==> inputs of build 16 <==
## buck_converter_top
module buck_converter_top #(
    parameter CLK_FREQ = 100_000_000,
    parameter PWM_FREQ = 100_000,
    parameter V_REF = 12'd2048,
    parameter KP = 16'd100,
    parameter KI = 16'd10,
    parameter KD = 16'd5
)(
    input wire clk,
    input wire rst_n,
    input wire [11:0] adc_data,
    input wire adc_valid,
    output wire pwm_out,
    output wire [11:0] voltage_monitor,
    output wire [9:0] duty_cycle_monitor
);
Settings: LEC_CHECK=0, CAP_MARGIN=20, CORE_MARGIN=2, CORE_UTILIZATION=69, CTS_CLUSTER_DIAMETER=33, CTS_CLUSTER_SIZE=29, SETUP_SLACK_MARGIN=1.19, SLEW_MARGIN=20; clock period 4.02 ns.
run.sh (not shown) runs the stock make flow with config.mk's settings and CLKGATE_MAP_FILE=.
==> build 56 (differences from build 16) <==
==> flow/config.mk (replaced) <==
export PLATFORM = sky130hd
export DESIGN_NAME = buck_converter_top
export DESIGN_NICKNAME = buck_converter_top
export VERILOG_FILES = /design/flow/design.v
export SDC_FILE = /design/flow/constraint.sdc
export NUM_CORES = 4
export LEC_CHECK = 0
export ABC_AREA = 1
export CAP_MARGIN = 20
export CORE_MARGIN = 2
export CORE_UTILIZATION = 72
export SLEW_MARGIN = 20
==> flow/constraint.sdc (replaced) <==
create_clock -name core_clock -period 2.93 [get_ports {clk}]
set_input_delay 0.5860 -clock core_clock [delete_from_list [all_inputs] [get_ports {clk}]]
set_output_delay 0.5860 -clock core_clock [all_outputs]
set_load 0.01 [all_outputs]
==> summary of the runs <==
Build 56 stopped in global routing (5_1_grt) (GRT-0116). Build 16 finished but failed the layout checks on setup timing.
Against build 56, the synthesized cell count of build 16 is smaller by 27%.
Area after synthesis: build 56 is higher than build 16 (7.0%).
Against build 16, the die size of build 56 is larger by about 2.4%.
==> figures <==
| metric | build 16 | build 56 |
|---|---|---|
| Outcome | complete, but fails checks | aborted with a tool error |
| Last stage reached | - | global routing (5_1_grt) |
| Violated checks | setup timing | - |
| Library cell with the highest instance count after synthesis | sky130_fd_sc_hd__ha_1 | sky130_fd_sc_hd__nand2_1 |
| Count of different cell masters after synthesis | 80 | 48 |
| Combined area of all synthesized cells | 15,800 um^2 | 16,900 um^2 |
| Pre-CTS setup slack | -193 ps | -1160 ps |
| Setup fix buffers added after clock tree synthesis | 88 | 68 |
| Area leader share | 30.3% | 28.3% |
| Number of standard-cell rows in the floorplan | 55 | 56 |
| Die Wd | 155 um | 157 um |
| Post-synthesis share of cell area spent on full adders, half adders and majority gates | 25.4% | 23.8% |
| YS chip area | 15,800 um^2 | 16,900 um^2 |
| Y dimension of the die | 155 um | 157 um |
| Number of instances in the synthesized netlist | 1,645 | 2,241 |
| Post-DP HPWL | 26.5 mm | 36.8 mm |
| Number of instances in the placed design | 2,013 | 2,788 |
| Number of gates resized after cts | 203 | 295 |
| Core region area | 22,500 um^2 | 23,300 um^2 |
| Parity-gate share of the synthesized area counting xor and xnor cells | 6.17% | 3.26% |
| Chip Area | 24,100 um^2 | 24,700 um^2 |
| Aoi share | 16.8% | 11.5% |

========
==> inputs of v27 <==
buck_converter_top again, from the RTL that the note above started with.
clock: 4.02 ns
lec_check: 0
cap_margin: 20
core_margin: 2
core_utilization: 72
cts_cluster_diameter: 33
cts_cluster_size: 21
setup_slack_margin: 1.19
slew_margin: 20
==> v6: changes against v27 <==
- ABC_AREA: unset -> 1
- CTS_CLUSTER_SIZE: 21 -> 79
- PLACE_DENSITY: unset -> 0.35
- SETUP_SLACK_MARGIN: 1.19 -> 0.46
==> v14: changes against v27 <==
- ABC_AREA: unset -> 1
- CTS_CLUSTER_SIZE: 21 -> unset
- MAX_ROUTING_LAYER: unset -> met4
- PLACE_DENSITY_LB_ADDON: unset -> 0.01
==> notes <==
v6 finished with negative setup slack left. v27 did not get past global routing (5_1_grt) with GRT-0232. v14 ran to the end with violations: negative setup slack.
Cell count: v6 is smaller than v14 (2.4%).
The first-iteration DRC count of v14 is 3.2 times that of v6.
Of v14 and v6, v14 has the higher critical path depth (gap 1).
Fmax: v14 is lower than v6 (16%).
Against v6, the count of clock-buffer cells in the layout of v14 is higher by 1.
==> figures <==
metric	v27	v14	v6
Total wire length after detailed routing	-	70.74 mm	41.90 mm
Number of warnings the tools reported	-	40	42
Area share of the leading cell type in the synthesized netlist	30.32%	28.34%	28.34%
Detailed Route Iter0 Violations	-	3577	1118
Worst min-delay path category	-	primary input to asynchronous set/reset pin	primary input to asynchronous set/reset pin
Status	did not finish	complete, but fails checks	complete, but fails checks
Last stage reached	global routing (5_1_grt)	-	-
Reasons for failing layout checks	-	negative setup slack	negative setup slack
Length of routed met2 wiring	-	29.94 mm	20.83 mm
Post-synth design cell area	0.01577 sq mm	0.01686 sq mm	0.01686 sq mm

========
==> wip/pepper <==
Starting RTL as in the previous note.
==> flow/config.mk <==
export PLATFORM = sky130hd
export DESIGN_NAME = buck_converter_top
export DESIGN_NICKNAME = buck_converter_top
export VERILOG_FILES = /design/flow/design.v
export SDC_FILE = /design/flow/constraint.sdc
export NUM_CORES = 4
export LEC_CHECK = 0
export CAP_MARGIN = 20
export CELL_PAD_IN_SITES_DETAIL_PLACEMENT = 0
export CELL_PAD_IN_SITES_GLOBAL_PLACEMENT = 0
export CORE_MARGIN = 10
export CORE_UTILIZATION = 33
export CTS_CLUSTER_DIAMETER = 56
export GPL_ROUTABILITY_DRIVEN = 1
export GPL_TIMING_DRIVEN = 1
export MAX_ROUTING_LAYER = met5
export SETUP_SLACK_MARGIN = 0.25
export SLEW_MARGIN = 40
==> flow/constraint.sdc <==
create_clock -name core_clock -period 2.94 [get_ports {clk}]
set_input_delay 0.5880 -clock core_clock [delete_from_list [all_inputs] [get_ports {clk}]]
set_output_delay 0.5880 -clock core_clock [all_outputs]
set_load 0.01 [all_outputs]
==> wip/maple (differences from wip/pepper) <==
--- a/flow/config.mk
+++ b/flow/config.mk
@@ -7,2 +7,3 @@
 export LEC_CHECK = 0
+export ABC_AREA = 1
 export CAP_MARGIN = 20
@@ -11,8 +12,11 @@
 export CORE_MARGIN = 10
-export CORE_UTILIZATION = 33
-export CTS_CLUSTER_DIAMETER = 56
-export GPL_ROUTABILITY_DRIVEN = 1
-export GPL_TIMING_DRIVEN = 1
+export CORE_UTILIZATION = 61
+export CTS_CLUSTER_DIAMETER = 218
+export CTS_CLUSTER_SIZE = 98
+export GPL_ROUTABILITY_DRIVEN = 0
+export GPL_TIMING_DRIVEN = 0
 export MAX_ROUTING_LAYER = met5
-export SETUP_SLACK_MARGIN = 0.25
-export SLEW_MARGIN = 40
+export PLACE_DENSITY = 0.42
+export SETUP_SLACK_MARGIN = -0.29
+export SLEW_MARGIN = 25
+export TNS_END_PERCENT = 35
==> wip/zinc (differences from wip/pepper) <==
--- a/flow/config.mk
+++ b/flow/config.mk
@@ -10,4 +10,4 @@
 export CELL_PAD_IN_SITES_GLOBAL_PLACEMENT = 0
-export CORE_MARGIN = 10
-export CORE_UTILIZATION = 33
+export CORE_MARGIN = 3
+export CORE_UTILIZATION = 72
 export CTS_CLUSTER_DIAMETER = 56
@@ -16,3 +16,4 @@
 export MAX_ROUTING_LAYER = met5
+export PLACE_DENSITY = 0.67
 export SETUP_SLACK_MARGIN = 0.25
-export SLEW_MARGIN = 40
+export SLEW_MARGIN = 25
==> flow/constraint.sdc (replaced) <==
create_clock -name core_clock -period 4.42 [get_ports {clk}]
set_input_delay 0.8840 -clock core_clock [delete_from_list [all_inputs] [get_ports {clk}]]
set_output_delay 0.8840 -clock core_clock [all_outputs]
set_load 0.01 [all_outputs]
==> comparison table <==
| quantity | wip/maple | wip/zinc | wip/pepper |
|---|---|---|---|
| Cell Area, Placed | 17,800 um^2 | 16,500 um^2 | 19,600 um^2 |
| Met3 track demand over resource in global routing | 3.57% | 4.14% | 1.64% |
| Met1 wire length | 21,100 um | 15,900 um | 18,200 um |
| Non-clock inverter count in the final layout | 347 | 163 | 163 |
| Required time worst endpoint | 3.32 ns | 4.76 ns | 3.27 ns |
| R2r worst-path depth | 18 | 17 | 18 |
| Post-Synth Simple-Gate Area | 23.9% | 11.8% | 11.8% |
| Met2 Track Usage GR | 45.0% | 53.2% | 24.7% |
| Area added between synthesis and finish | 23.8% | 15.3% | 41.2% |
| Tally of clock buffers in the finished layout | 21 | 17 | 22 |
| Outcome | finished with violations | complete, no violations | finished with violations |
| Reasons for failing layout checks | setup timing | - | setup timing |
| Die boundary width | 186 um | 154 um | 239 um |
| Crit path setup slack, layout | -1.05 ns | 0.146 ns | -1.17 ns |
| Number of DRC markers after the initial detailed-route iteration | 1,248 | 1,045 | 614 |
| Cells after DPL | 2,652 | 1,935 | 2,575 |
| Clock network share of area | 2.93% | 3.59% | 2.44% |
| Later-pin clock latency in the skew report | 0.45 ns | 0.46 ns | 0.45 ns |
| Total Die Area | 34,700 um^2 | 23,700 um^2 | 56,900 um^2 |
| Xor/xnor share | 3.26% | 6.17% | 6.17% |
| Yosys cell types | 48 | 80 | 80 |
| Largest stage delay, worst path | 0.58 ns | 0.44 ns | 0.49 ns |
| Number of cells produced by synthesis | 2,241 | 1,645 | 1,645 |
